// CORDIC
module CORDIC #(parameter integer W = 32)
(
    input wire clk,
    input wire start,
    input wire signed [31:0] x,
    input wire signed [31:0] y,
    output wire signed [W-1:0]phi,
    output wire done
);
wire sigma;
wire signed [31:0] x_shift;
wire signed [31:0] y_shift;
reg [5:0] counter;
reg signed [31:0] x_reg;
reg signed [31:0] y_reg;
reg signed [31:0] z;
wire signed [31:0] atan_table [0:27];
assign atan_table[00] = 32'h3243f6a9; 
assign atan_table[01] = 32'h1dac6705;
assign atan_table[02] = 32'h0fadbafd;
assign atan_table[03] = 32'h07f56ea7;
assign atan_table[04] = 32'h03feab77;
assign atan_table[05] = 32'h01ffd55c;
assign atan_table[06] = 32'h00fffaab;
assign atan_table[07] = 32'h007fff55;
assign atan_table[08] = 32'h003fffeb;
assign atan_table[09] = 32'h001ffffd;
assign atan_table[10] = 32'h00100000;
assign atan_table[11] = 32'h00080000;
assign atan_table[12] = 32'h00040000;
assign atan_table[13] = 32'h00020000;
assign atan_table[14] = 32'h00010000;
assign atan_table[15] = 32'h00008000;
assign atan_table[16] = 32'h00004000;
assign atan_table[17] = 32'h00002000;
assign atan_table[18] = 32'h00001000;
assign atan_table[19] = 32'h00000800;
assign atan_table[20] = 32'h00000400;
assign atan_table[21] = 32'h00000200;
assign atan_table[22] = 32'h00000100;
assign atan_table[23] = 32'h00000080;
assign atan_table[24] = 32'h00000040;
assign atan_table[25] = 32'h00000020;
assign atan_table[26] = 32'h00000010;
assign atan_table[27] = 32'h00000008;
assign sigma = y_reg[31];
assign x_shift = y_reg >>> counter; 
assign y_shift = x_reg >>> counter; 
assign phi = z[31:31-W+1];
assign done = (counter == 28);
  ...
Size in the first run: roughly 100 flip-flops, about 99 I/O pins.
make LEC_CHECK=0 ABC_AREA=1 CAP_MARGIN=0 CORE_ASPECT_RATIO=1.59 CORE_MARGIN=2 CORE_UTILIZATION=72 CTS_CLUSTER_DIAMETER=328 CTS_CLUSTER_SIZE=100 PLACE_DENSITY_LB_ADDON=0.06 SETUP_SLACK_MARGIN=1.08 SLEW_MARGIN=20 finish   # period 3.72 ns
run.sh (not shown) runs the stock make flow with config.mk's settings and CLKGATE_MAP_FILE=.
The starting point did not get past 3_5_place_dp.
Then changed:
ABC_AREA = default   (was 1)
CAP_MARGIN = 20   (was 0)
CORE_ASPECT_RATIO = default   (was 1.59)
CORE_UTILIZATION = 56   (was 72)
CTS_CLUSTER_DIAMETER = 167   (was 328)
PLACE_DENSITY_LB_ADDON = default   (was 0.06)
SETUP_SLACK_MARGIN = default   (was 1.08)
TNS_END_PERCENT = 10   (was default)
clock period = 7.5 ns   (was 3.72 ns; I/O delays follow)
After rerunning: With this change the flow finished clean; die size is higher by 28%; area after synthesis rose by 0.68%; synthesized cell count is lower by 27%.
Then changed:
CORE_UTILIZATION = 63   (was 56)
CTS_CLUSTER_DIAMETER = default   (was 167)
CTS_CLUSTER_SIZE = default   (was 100)
SETUP_SLACK_MARGIN = 1.36   (was default)
TNS_END_PERCENT = default   (was 10)
Effect: Non-clock buffer count went up by 87. Setup slack gets better by 0.73 ns. Clock skew is about the same. Critical path depth is lower by 2. Cell count went up by 1.4%. Utilization rose by 15 points. Synthesized area does not change. Clock-buffer cell count is higher by 1. Wire length grows by 8.4%.
Then changed:
MIN_ROUTING_LAYER = met2   (was default)
SETUP_SLACK_MARGIN = default   (was 1.36)
=> This time the run never finished: it broke off in 5_1_grt (GRT-0116). Die size stays the same. Area after synthesis stays the same. Synthesized cell count is unchanged.

---

CORDIC again, from the RTL that the note above started with.
Settings: LEC_CHECK=0, ABC_AREA=1, CAP_MARGIN=20, CORE_MARGIN=2, CORE_UTILIZATION=72, CTS_CLUSTER_DIAMETER=328, CTS_CLUSTER_SIZE=100, PLACE_DENSITY_LB_ADDON=0.06, SETUP_SLACK_MARGIN=1.08, SLEW_MARGIN=20; clock period 3.72 ns.
The first run never finished: it broke off in detailed placement, error DPL-0038.
==> next run, changes <==
==> flow/config.mk (replaced) <==
export PLATFORM = sky130hd
export DESIGN_NAME = CORDIC
export DESIGN_NICKNAME = CORDIC
export VERILOG_FILES = /design/flow/design.v
export SDC_FILE = /design/flow/constraint.sdc
export NUM_CORES = 4
export LEC_CHECK = 0
export CAP_MARGIN = 20
export CORE_MARGIN = 2
export CORE_UTILIZATION = 23
export SLEW_MARGIN = 20
==> flow/constraint.sdc (replaced) <==
create_clock -name core_clock -period 7.15 [get_ports {clk}]
set_input_delay 1.4300 -clock core_clock [delete_from_list [all_inputs] [get_ports {clk}]]
set_output_delay 1.4300 -clock core_clock [all_outputs]
set_load 0.01 [all_outputs]
Outcome:
- The new run completed without violations
- die area went up to 3.1 times its value
- area after synthesis went up by about 0.7%
- synthesized cell count went down by 27%
==> next run, changes <==
--- a/flow/config.mk
+++ b/flow/config.mk
@@ -8,4 +8,4 @@
 export CAP_MARGIN = 20
 export CORE_MARGIN = 2
-export CORE_UTILIZATION = 23
+export CORE_UTILIZATION = 40
 export SLEW_MARGIN = 20
==> flow/constraint.sdc (replaced) <==
create_clock -name core_clock -period 7.5 [get_ports {clk}]
set_input_delay 1.5000 -clock core_clock [delete_from_list [all_inputs] [get_ports {clk}]]
set_output_delay 1.5000 -clock core_clock [all_outputs]
set_load 0.01 [all_outputs]
After rerunning: The new run produced a clean layout. Worst setup slack gains 0.050 ns. Cell area is lower by 2.9%. Fmax fell by 4.3%. Flip-flop count stays the same. Cell count came out lower by 14%. Via count goes up by 0.61%. Clock-buffer cell count came out lower by 4. Die area drops by 42%.
==> next run, changes <==
--- a/flow/config.mk
+++ b/flow/config.mk
@@ -8,4 +8,4 @@
 export CAP_MARGIN = 20
 export CORE_MARGIN = 2
-export CORE_UTILIZATION = 40
+export CORE_UTILIZATION = 48
 export SLEW_MARGIN = 20
==> flow/constraint.sdc (replaced) <==
create_clock -name core_clock -period 6.9 [get_ports {clk}]
set_input_delay 1.3800 -clock core_clock [delete_from_list [all_inputs] [get_ports {clk}]]
set_output_delay 1.3800 -clock core_clock [all_outputs]
set_load 0.01 [all_outputs]
Worst setup slack got worse by 0.25 ns.
First-iteration DRC count increases by a quarter to a third.
Wire length increases by a few percent.
Cell count decreases slightly.
Via count increases by a few percent.
Register-to-register slack got worse by 0.25 ns.

---

Starting RTL as in the previous note.
clock: 7.5 ns
lec_check: 0
cap_margin: 20
core_margin: 5
core_utilization: 63
max_routing_layer: met4
min_routing_layer: met2
slew_margin: 20
The baseline ended with an error in 5_1_grt on GRT-0116.
Rerun with:
CORE_MARGIN = 4   (was 5)
The new run never finished: it broke off in 5_1_grt.
Synthesized area is unchanged.
Synthesized cell count is unchanged.
Die area is lower by a few percent.
Rerun with:
CORE_MARGIN = 2   (was 4)
CORE_UTILIZATION = 15   (was 63)
MAX_ROUTING_LAYER = default   (was met4)
MIN_ROUTING_LAYER = default   (was met2)
clock period = 8.69 ns   (was 7.5 ns; I/O delays follow)
What happened: The changed run finished with timing, DRC and antenna clean. Synthesized cell count does not change. Die size increases to 3.9 times its value. Area after synthesis is unchanged.
Rerun with:
CORE_UTILIZATION = 58   (was 15)
SETUP_SLACK_MARGIN = -0.5   (was default)
clock period = 5.36 ns   (was 8.69 ns; I/O delays follow)
With this change the flow completed, yet does not pass: setup timing. Routed wire length grows by 20%. Design area grows by 26%. Final cell count shrinks by 9.4%.
Rerun with:
CORE_UTILIZATION = 40   (was 58)
PLACE_DENSITY = 0.36   (was default)
SETUP_SLACK_MARGIN = default   (was -0.5)
SLEW_MARGIN = 30   (was 20)
clock period = 11.3 ns   (was 5.36 ns; I/O delays follow)
This time the run completed with no timing, DRC or antenna violations.
Routed wire length fell by 21%.
Final area decreases by 26%.
Cell count falls by 18%.
Worst setup slack improves by 4.2 ns.

---

CORDIC again, from the RTL that the note above started with.
==> flow/config.mk <==
export PLATFORM = sky130hd
export DESIGN_NAME = CORDIC
export DESIGN_NICKNAME = CORDIC
export VERILOG_FILES = /design/flow/design.v
export SDC_FILE = /design/flow/constraint.sdc
export NUM_CORES = 4
export LEC_CHECK = 0
export ABC_AREA = 1
export CAP_MARGIN = 20
export CORE_MARGIN = 2
export CORE_UTILIZATION = 45
export CTS_CLUSTER_DIAMETER = 167
export CTS_CLUSTER_SIZE = 100
export SLEW_MARGIN = 20
export TNS_END_PERCENT = 95
==> flow/constraint.sdc <==
create_clock -name core_clock -period 7.5 [get_ports {clk}]
set_input_delay 1.5000 -clock core_clock [delete_from_list [all_inputs] [get_ports {clk}]]
set_output_delay 1.5000 -clock core_clock [all_outputs]
set_load 0.01 [all_outputs]
Then changed:
==> flow/config.mk (replaced) <==
export PLATFORM = sky130hd
export DESIGN_NAME = CORDIC
export DESIGN_NICKNAME = CORDIC
export VERILOG_FILES = /design/flow/design.v
export SDC_FILE = /design/flow/constraint.sdc
export NUM_CORES = 4
export LEC_CHECK = 0
export CAP_MARGIN = 20
export CORE_MARGIN = 2
export CORE_UTILIZATION = 70
export CTS_CLUSTER_DIAMETER = 45
export CTS_CLUSTER_SIZE = 14
export SETUP_SLACK_MARGIN = 1.36
export SLEW_MARGIN = 20
Result:
- register-to-register slack loses 0.78 ns
- non-clock buffer count rose by 129
- count of clock-buffer cells in the layout fell by 4
- setup slack loses 0.78 ns
- die size fell by 35%

---

CORDIC again, from the RTL that the note above started with.
make LEC_CHECK=0 CAP_MARGIN=5 CORE_MARGIN=10 CORE_UTILIZATION=40 GPL_ROUTABILITY_DRIVEN=0 PLACE_DENSITY_LB_ADDON=0.08 SLEW_MARGIN=5 finish   # period 11.3 ns
The first run completed with no timing, DRC or antenna violations.
==> next run, changes <==
==> flow/config.mk (replaced) <==
export PLATFORM = sky130hd
export DESIGN_NAME = CORDIC
export DESIGN_NICKNAME = CORDIC
export VERILOG_FILES = /design/flow/design.v
export SDC_FILE = /design/flow/constraint.sdc
export NUM_CORES = 4
export LEC_CHECK = 0
export CAP_MARGIN = 10
export CORE_ASPECT_RATIO = 0.52
export CORE_MARGIN = 2
export CORE_UTILIZATION = 72
export PLACE_DENSITY = 0.67
export SLEW_MARGIN = 20
==> flow/constraint.sdc (replaced) <==
create_clock -name core_clock -period 4.07 [get_ports {clk}]
set_input_delay 0.8140 -clock core_clock [delete_from_list [all_inputs] [get_ports {clk}]]
set_output_delay 0.8140 -clock core_clock [all_outputs]
set_load 0.01 [all_outputs]
What happened:
- This time the run never finished: it broke off in 3_5_place_dp on DPL-0038
- area after synthesis does not change
- synthesized cell count does not change
- die area goes down by 51%
==> next run, changes <==
--- a/flow/config.mk
+++ b/flow/config.mk
@@ -8,2 +8 @@
-export CAP_MARGIN = 10
-export CORE_ASPECT_RATIO = 0.52
+export CAP_MARGIN = 20
@@ -11,2 +10,2 @@
-export CORE_UTILIZATION = 72
-export PLACE_DENSITY = 0.67
+export CORE_UTILIZATION = 66
+export SETUP_SLACK_MARGIN = 1.34
@@ -13,0 +13 @@
+export TNS_END_PERCENT = 5
==> flow/constraint.sdc (replaced) <==
create_clock -name core_clock -period 6.69 [get_ports {clk}]
set_input_delay 1.3380 -clock core_clock [delete_from_list [all_inputs] [get_ports {clk}]]
set_output_delay 1.3380 -clock core_clock [all_outputs]
set_load 0.01 [all_outputs]
This time the run finished clean.
Die area came out higher by 8.6%.
Area after synthesis does not change.
Synthesized cell count stays the same.
==> next run, changes <==
--- a/flow/config.mk
+++ b/flow/config.mk
@@ -11 +11,3 @@
-export SETUP_SLACK_MARGIN = 1.34
+export CTS_CLUSTER_DIAMETER = 33
+export MAX_ROUTING_LAYER = met4
+export SETUP_SLACK_MARGIN = 1.57
@@ -13 +14,0 @@
-export TNS_END_PERCENT = 5
==> flow/constraint.sdc (replaced) <==
create_clock -name core_clock -period 6.4 [get_ports {clk}]
set_input_delay 1.2800 -clock core_clock [delete_from_list [all_inputs] [get_ports {clk}]]
set_output_delay 1.2800 -clock core_clock [all_outputs]
set_load 0.01 [all_outputs]
With this change the flow completed and failed the layout checks on setup timing.
Flip-flop count stays the same.
Via count is higher by 3.6%.
Cell area is higher by 2.7%.
Cell count is higher by 0.62%.
Critical path depth is lower by 4.
Sequential share of layout area is lower by 0.35 points.
Hold slack improved by 11 ps.
Worst setup slack got worse by 320 ps.
Non-clock buffer count is higher by 12.
Count of clock-buffer cells in the layout is higher by 1.
==> next run, changes <==
--- a/flow/config.mk
+++ b/flow/config.mk
@@ -10 +10 @@
-export CORE_UTILIZATION = 66
+export CORE_UTILIZATION = 70
@@ -11,0 +12 @@
+export CTS_CLUSTER_SIZE = 35
@@ -12,0 +14 @@
+export PLACE_DENSITY = 0.65
This time the run never finished: it broke off in 5_1_grt (GRT-0232). Synthesized area does not change. Die area came out lower by a few percent. Synthesized cell count stays the same.

---

Starting RTL as in the previous note.
Settings: LEC_CHECK=0, CAP_MARGIN=20, CELL_PAD_IN_SITES_GLOBAL_PLACEMENT=2, CORE_MARGIN=2, CORE_UTILIZATION=56, CTS_CLUSTER_DIAMETER=397, CTS_CLUSTER_SIZE=100, SETUP_SLACK_MARGIN=-0.69, SLEW_MARGIN=20; clock period 7.5 ns.
The starting point did not get past global placement without I/O (3_1_place_gp_skip_io) on GPL-0301.
Then changed:
Settings changed: ABC_AREA set to 1, CELL_PAD_IN_SITES_GLOBAL_PLACEMENT 2 to not set, CORE_ASPECT_RATIO set to 0.5, CORE_UTILIZATION 56 to 55, CTS_CLUSTER_DIAMETER 397 to 167, SETUP_SLACK_MARGIN -0.69 to 0.76, TNS_END_PERCENT set to 15.
=> With this change the flow went through all stages and came out clean; die area goes up by 1.4%; synthesized area goes down by 0.68%; synthesized cell count goes up by 36%.

---

The RTL this note starts from:
==> flow/design.v <==
module CORDIC #(parameter integer W = 32)
(
    input wire clk,
    input wire start,
    input wire signed [31:0] x,
    input wire signed [31:0] y,
    output wire signed [W-1:0]phi,
    output wire done
);
wire sigma;
wire signed [31:0] x_shift;
wire signed [31:0] y_shift;
reg [5:0] counter;
reg signed [31:0] x_reg;
reg signed [31:0] y_reg;
reg signed [31:0] z;
wire signed [31:0] atan_table [0:27];
assign atan_table[00] = 32'h3243f6a9; 
assign atan_table[01] = 32'h1dac6705;
assign atan_table[02] = 32'h0fadbafd;
assign atan_table[03] = 32'h07f56ea7;
assign atan_table[04] = 32'h03feab77;
assign atan_table[05] = 32'h01ffd55c;
assign atan_table[06] = 32'h00fffaab;
assign atan_table[07] = 32'h007fff55;
assign atan_table[08] = 32'h003fffeb;
assign atan_table[09] = 32'h001ffffd;
assign atan_table[10] = 32'h00100000;
assign atan_table[11] = 32'h00080000;
assign atan_table[12] = 32'h00040000;
assign atan_table[13] = 32'h00020000;
assign atan_table[14] = 32'h00010000;
assign atan_table[15] = 32'h00008000;
assign atan_table[16] = 32'h00004000;
assign atan_table[17] = 32'h00002000;
assign atan_table[18] = 32'h00001000;
assign atan_table[19] = 32'h00000800;
assign atan_table[20] = 32'h00000400;
assign atan_table[21] = 32'h00000200;
assign atan_table[22] = 32'h00000100;
assign atan_table[23] = 32'h00000080;
assign atan_table[24] = 32'h00000040;
assign atan_table[25] = 32'h00000020;
assign atan_table[26] = 32'h00000010;
assign atan_table[27] = 32'h00000008;
assign sigma = y_reg[31];
assign x_shift = y_reg >>> counter; 
assign y_shift = x_reg >>> counter; 
assign phi = z[31:31-W+1];
assign done = (counter == 28);
always @(posedge clk) begin
    if(start)begin
        x_reg <= x;
        y_reg <= y;
        z <= 0;
        counter <= 0;
    end
    else begin
        if(counter == 28) begin
            x_reg <= x_reg;
            y_reg <= y_reg;
            z <= z;
            counter <= counter;
        end
        else begin
            x_reg <= sigma ? (x_reg - x_shift) : (x_reg + x_shift);
            y_reg <= sigma ? (y_reg + y_shift) : (y_reg - y_shift);
            z <= sigma ? (z - atan_table[counter]) : (z + atan_table[counter]);
            counter <= counter + 1;
        end
    end
end
endmodule
Settings: LEC_CHECK=0, ABC_AREA=1, CAP_MARGIN=20, CELL_PAD_IN_SITES_DETAIL_PLACEMENT=1, CORE_ASPECT_RATIO=0.86, CORE_MARGIN=2, CORE_UTILIZATION=18, GPL_ROUTABILITY_DRIVEN=0, HOLD_SLACK_MARGIN=0.1, PLACE_DENSITY=0.62, SETUP_SLACK_MARGIN=0.32, SLEW_MARGIN=15; clock period 6.19 ns.
The first run finished with timing, DRC and antenna clean.
Rerun with:
CELL_PAD_IN_SITES_DETAIL_PLACEMENT = not set   (was 1)
CORE_ASPECT_RATIO = not set   (was 0.86)
CORE_UTILIZATION = 68   (was 18)
GPL_ROUTABILITY_DRIVEN = 1   (was 0)
HOLD_SLACK_MARGIN = -0.06   (was 0.1)
SETUP_SLACK_MARGIN = not set   (was 0.32)
clock period = 4.78 ns   (was 6.19 ns; I/O delays follow)
Effect: This time the run finished with negative setup slack left. Wire length falls by 11%. Clock-buffer cell count stays the same. Design area climbs by 5.0%. Non-clock buffer count goes up by 114.
